Setup of v11:
## SOBEL
module  SOBEL(clk,reset,busy,ready,iaddr,idata,cdata_rd,cdata_wr,caddr_rd,caddr_wr,cwr,crd,csel	);
	input clk,reset;
	input ready;
	input [7:0] idata;
	input [7:0] cdata_rd;
	output reg busy;
	output reg [16:0] iaddr;
	output reg [7:0] cdata_wr;
	output [15:0] caddr_rd;
	output reg [15:0] caddr_wr;
	output reg cwr;
	output crd;
	output reg [1:0] csel;
	assign caddr_rd = 16'd0;
	assign crd = 1'b0;
	localparam IDLE = 2'd0, READ = 2'd1, WRITE = 2'd2, DONE = 2'd3;
	reg [1:0] state;
	reg [3:0] count;
	reg [16:0] count_iaddr;    
	reg [16:0] w_count;        
	reg [71:0] pixel_value;    
	reg [7:0] sobel_x;
	wire [71:0] win = {idata, pixel_value[63:0]};
	wire [7:0] p0 = win[7:0],   p1 = win[15:8],  p2 = win[23:16];
	wire [7:0] p3 = win[31:24], p5 = win[47:40];
	wire [7:0] p6 = win[55:48], p7 = win[63:56], p8 = win[71:64];
	wire signed [11:0] gx = $signed({4'b0, p0}) + $signed({3'b0, p3, 1'b0}) + $signed({4'b0, p6})
	                      - $signed({3'b0, p5, 1'b0}) - $signed({4'b0, p2}) - $signed({4'b0, p8});
	wire signed [11:0] gy_r = $signed({4'b0, pixel_value[7:0]}) + $signed({3'b0, pixel_value[15:8], 1'b0}) + $signed({4'b0, pixel_value[23:16]})
	                        - $signed({3'b0, pixel_value[63:56], 1'b0}) - $signed({4'b0, pixel_value[55:48]}) - $signed({4'b0, pixel_value[71:64]});
	function [7:0] clamp(input signed [11:0] v);
  ...
For scale: about 12,000 um2 of cells after synthesis.
==> flow/config.mk <==
export PLATFORM = sky130hd
export DESIGN_NAME = SOBEL
export DESIGN_NICKNAME = SOBEL
export VERILOG_FILES = /design/flow/design.v
export SDC_FILE = /design/flow/constraint.sdc
export NUM_CORES = 4
export LEC_CHECK = 0
export CAP_MARGIN = 20
export CORE_ASPECT_RATIO = 1.94
export CORE_MARGIN = 2
export CORE_UTILIZATION = 63
export CTS_CLUSTER_DIAMETER = 290
export CTS_CLUSTER_SIZE = 47
export PLACE_DENSITY_LB_ADDON = 0.25
export SETUP_SLACK_MARGIN = 1.18
export SLEW_MARGIN = 20
export TNS_END_PERCENT = 40
==> flow/constraint.sdc <==
create_clock -name core_clock -period 9.6 [get_ports {clk}]
set_input_delay 1.9200 -clock core_clock [delete_from_list [all_inputs] [get_ports {clk}]]
set_output_delay 1.9200 -clock core_clock [all_outputs]
set_load 0.01 [all_outputs]
run.sh (not shown) runs the stock make flow with config.mk's settings and CLKGATE_MAP_FILE=.
v11 went all the way through synthesis, placement and routing and the layout is clean on timing, DRC and antenna.
For v19, these inputs were changed with respect to v11:
Settings: CTS_CLUSTER_SIZE now 95, was 47; CORE_UTILIZATION now 40, was 63; PLACE_DENSITY_LB_ADDON no longer set, was 0.25; CTS_CLUSTER_DIAMETER now 393, was 290; TNS_END_PERCENT no longer set, was 40; SETUP_SLACK_MARGIN no longer set, was 1.18; PLACE_DENSITY now 0.35, previously not set; CORE_ASPECT_RATIO no longer set, was 1.94.
[summary]
- Worst-skew pair later-pin latency down 20 ps in v19 wrt v11
- v11 → v19: fmax decreased 1.2%, global-route usage over all layers moved down, maximum single-stage delay on the critical path +20 ps, post-detailed-placement cell area rose 180 um2.
- Sequential share of layout area: v19 > v11
- Of v19 and v11, it is v19 that has the lower count of plain and timing-repair buffers in the layout.
Input-level comparison between v14 and v19:
Settings: PLACE_DENSITY: 0.35 -> unset; CTS_CLUSTER_SIZE: 95 -> unset; CTS_CLUSTER_DIAMETER: 393 -> unset.
Results
Looking at the reports, v14 completed the entire flow and the layout it produced met the timing, design-rule and antenna checks.
Compared with v19, in v14 data-path buffer share of cell area in the final layout decreased 0.94 points; sequential share of layout area rose by 0.47 points; core utilization down 0.87 points.
Here is what was changed in the inputs of v37 compared with v14.
Settings: setting CTS_CLUSTER_SIZE to 95 for the first time; changing CORE_UTILIZATION from 40 to 58; setting PLACE_DENSITY to 0.35 for the first time; changing CORE_MARGIN from 2 to 7; setting CTS_CLUSTER_DIAMETER to 393 for the first time; setting TNS_END_PERCENT to 10 for the first time.
Findings:
Non-clock buffer count: v14 and v37 compared, higher one is v14
| number of buffers inserted to repair setup after CTS | v14 vs v37 | ≈ equal |
Insertion delay to the later sink of the worst-skew pair: v37 vs v14, no meaningful difference


== build 95 ==
Starting RTL as in the previous note.
## SOBEL
module  SOBEL(clk,reset,busy,ready,iaddr,idata,cdata_rd,cdata_wr,caddr_rd,caddr_wr,cwr,crd,csel	);
==> flow/config.mk <==
export PLATFORM = sky130hd
export DESIGN_NAME = SOBEL
export DESIGN_NICKNAME = SOBEL
export VERILOG_FILES = /design/flow/design.v
export SDC_FILE = /design/flow/constraint.sdc
export NUM_CORES = 4
export LEC_CHECK = 0
export ABC_AREA = 1
export CAP_MARGIN = 0
export CORE_ASPECT_RATIO = 1.02
export CORE_MARGIN = 2
export CORE_UTILIZATION = 72
export CTS_CLUSTER_DIAMETER = 222
export CTS_CLUSTER_SIZE = 46
export GPL_ROUTABILITY_DRIVEN = 1
export PLACE_DENSITY = 0.65
export SETUP_SLACK_MARGIN = -0.05
export SLEW_MARGIN = 20
==> flow/constraint.sdc <==
create_clock -name core_clock -period 8.58 [get_ports {clk}]
set_input_delay 1.7160 -clock core_clock [delete_from_list [all_inputs] [get_ports {clk}]]
set_output_delay 1.7160 -clock core_clock [all_outputs]
set_load 0.01 [all_outputs]
[build 95] flow finished | final checks: failed | reasons: setup timing
Inputs modified between build 95 and build 56:
==> flow/config.mk <==
export PLATFORM = sky130hd
export DESIGN_NAME = SOBEL
export DESIGN_NICKNAME = SOBEL
export VERILOG_FILES = /design/flow/design.v
export SDC_FILE = /design/flow/constraint.sdc
export NUM_CORES = 4
export LEC_CHECK = 0
export CAP_MARGIN = 0
export CORE_MARGIN = 2
export CORE_UTILIZATION = 72
export SLEW_MARGIN = 20
==> flow/constraint.sdc <==
create_clock -name core_clock -period 7.95 [get_ports {clk}]
set_input_delay 1.5900 -clock core_clock [delete_from_list [all_inputs] [get_ports {clk}]]
set_output_delay 1.5900 -clock core_clock [all_outputs]
set_load 0.01 [all_outputs]
--- outcome ---
Build 56 got as far as 5_1_grt, where a tool error ended the run.
[build 95] flow finished | final checks: failed | reasons: setup timing
Sort build 56 and build 95 by post-synthesis adder-cell area fraction, ascending, and build 95 comes first.
Cell resize tally after clock tree synthesis: build 56 vs build 95 up 56
Against build 95, chip area in build 56 came out better.
Compared with build 95, synthesized cell count in build 56 decreased by more than 10%.
Input changes introduced in build 5 (baseline for comparison: build 56):
diff --git a/flow/config.mk b/flow/config.mk
--- a/flow/config.mk
+++ b/flow/config.mk
@@ -6,6 +6,7 @@
 export NUM_CORES = 4
 export LEC_CHECK = 0
-export CAP_MARGIN = 0
+export ABC_AREA = 1
+export CAP_MARGIN = 20
 export CORE_MARGIN = 2
-export CORE_UTILIZATION = 72
+export CORE_UTILIZATION = 60
 export SLEW_MARGIN = 20
==> flow/constraint.sdc <==
create_clock -name core_clock -period 8.57 [get_ports {clk}]
set_input_delay 1.7140 -clock core_clock [delete_from_list [all_inputs] [get_ports {clk}]]
set_output_delay 1.7140 -clock core_clock [all_outputs]
set_load 0.01 [all_outputs]
Results
The final layout from build 5, which completed every stage, passed the timing, design-rule and antenna checks at the end of the flow. Lower portion of the post-synthesis area used by sequential elements goes to build 5 over build 56. Post-CTS repair timing setup buffer count ended up 18 lower on build 5 than on build 56. Compared build 5 vs build 56, and cell area reported after detailed placement is up in build 5. Build 5: number of rows created at floorplan is 13% higher than what build 56 reported. For full die area, dividing the value from build 56 by the value from build 5 gives 0.80. Summary — share of synthesized cell area in and-or and or-and compound cells, build 5 relative to build 56: lower, by 6.6 points. Synthesized cell count, build 5 vs build 56: up by more than 10%. Across both runs, chip area in the Yosys report was higher for build 5 than for build 56. Of build 56 and build 5, the lower number of cells upsized or downsized after cts belongs to build 5.
diff inputs: build 5 => build 13
diff --git a/flow/config.mk b/flow/config.mk
--- a/flow/config.mk
+++ b/flow/config.mk
@@ -6,7 +6,7 @@
 export NUM_CORES = 4
 export LEC_CHECK = 0
-export ABC_AREA = 1
 export CAP_MARGIN = 20
 export CORE_MARGIN = 2
-export CORE_UTILIZATION = 60
+export CORE_UTILIZATION = 72
+export PLACE_DENSITY = 0.75
 export SLEW_MARGIN = 20
==> flow/constraint.sdc <==
create_clock -name core_clock -period 8.76 [get_ports {clk}]
set_input_delay 1.7520 -clock core_clock [delete_from_list [all_inputs] [get_ports {clk}]]
set_output_delay 1.7520 -clock core_clock [all_outputs]
set_load 0.01 [all_outputs]
==> results <==
Build 13 had finished all stages when the layout checks came back failing, citing setup timing.
Build 13 against build 5: average routed wire per standard cell picked up an extra about 80%; area enclosed by the die boundary lost about 20%; synthesized cell count lost 19%.
Build 13 vs build 5, end point of the critical path: iaddr[4] vs iaddr[16]
A start point of the critical path of count_iaddr[9] is what build 5 shows, while count_iaddr[10] belongs to build 13.
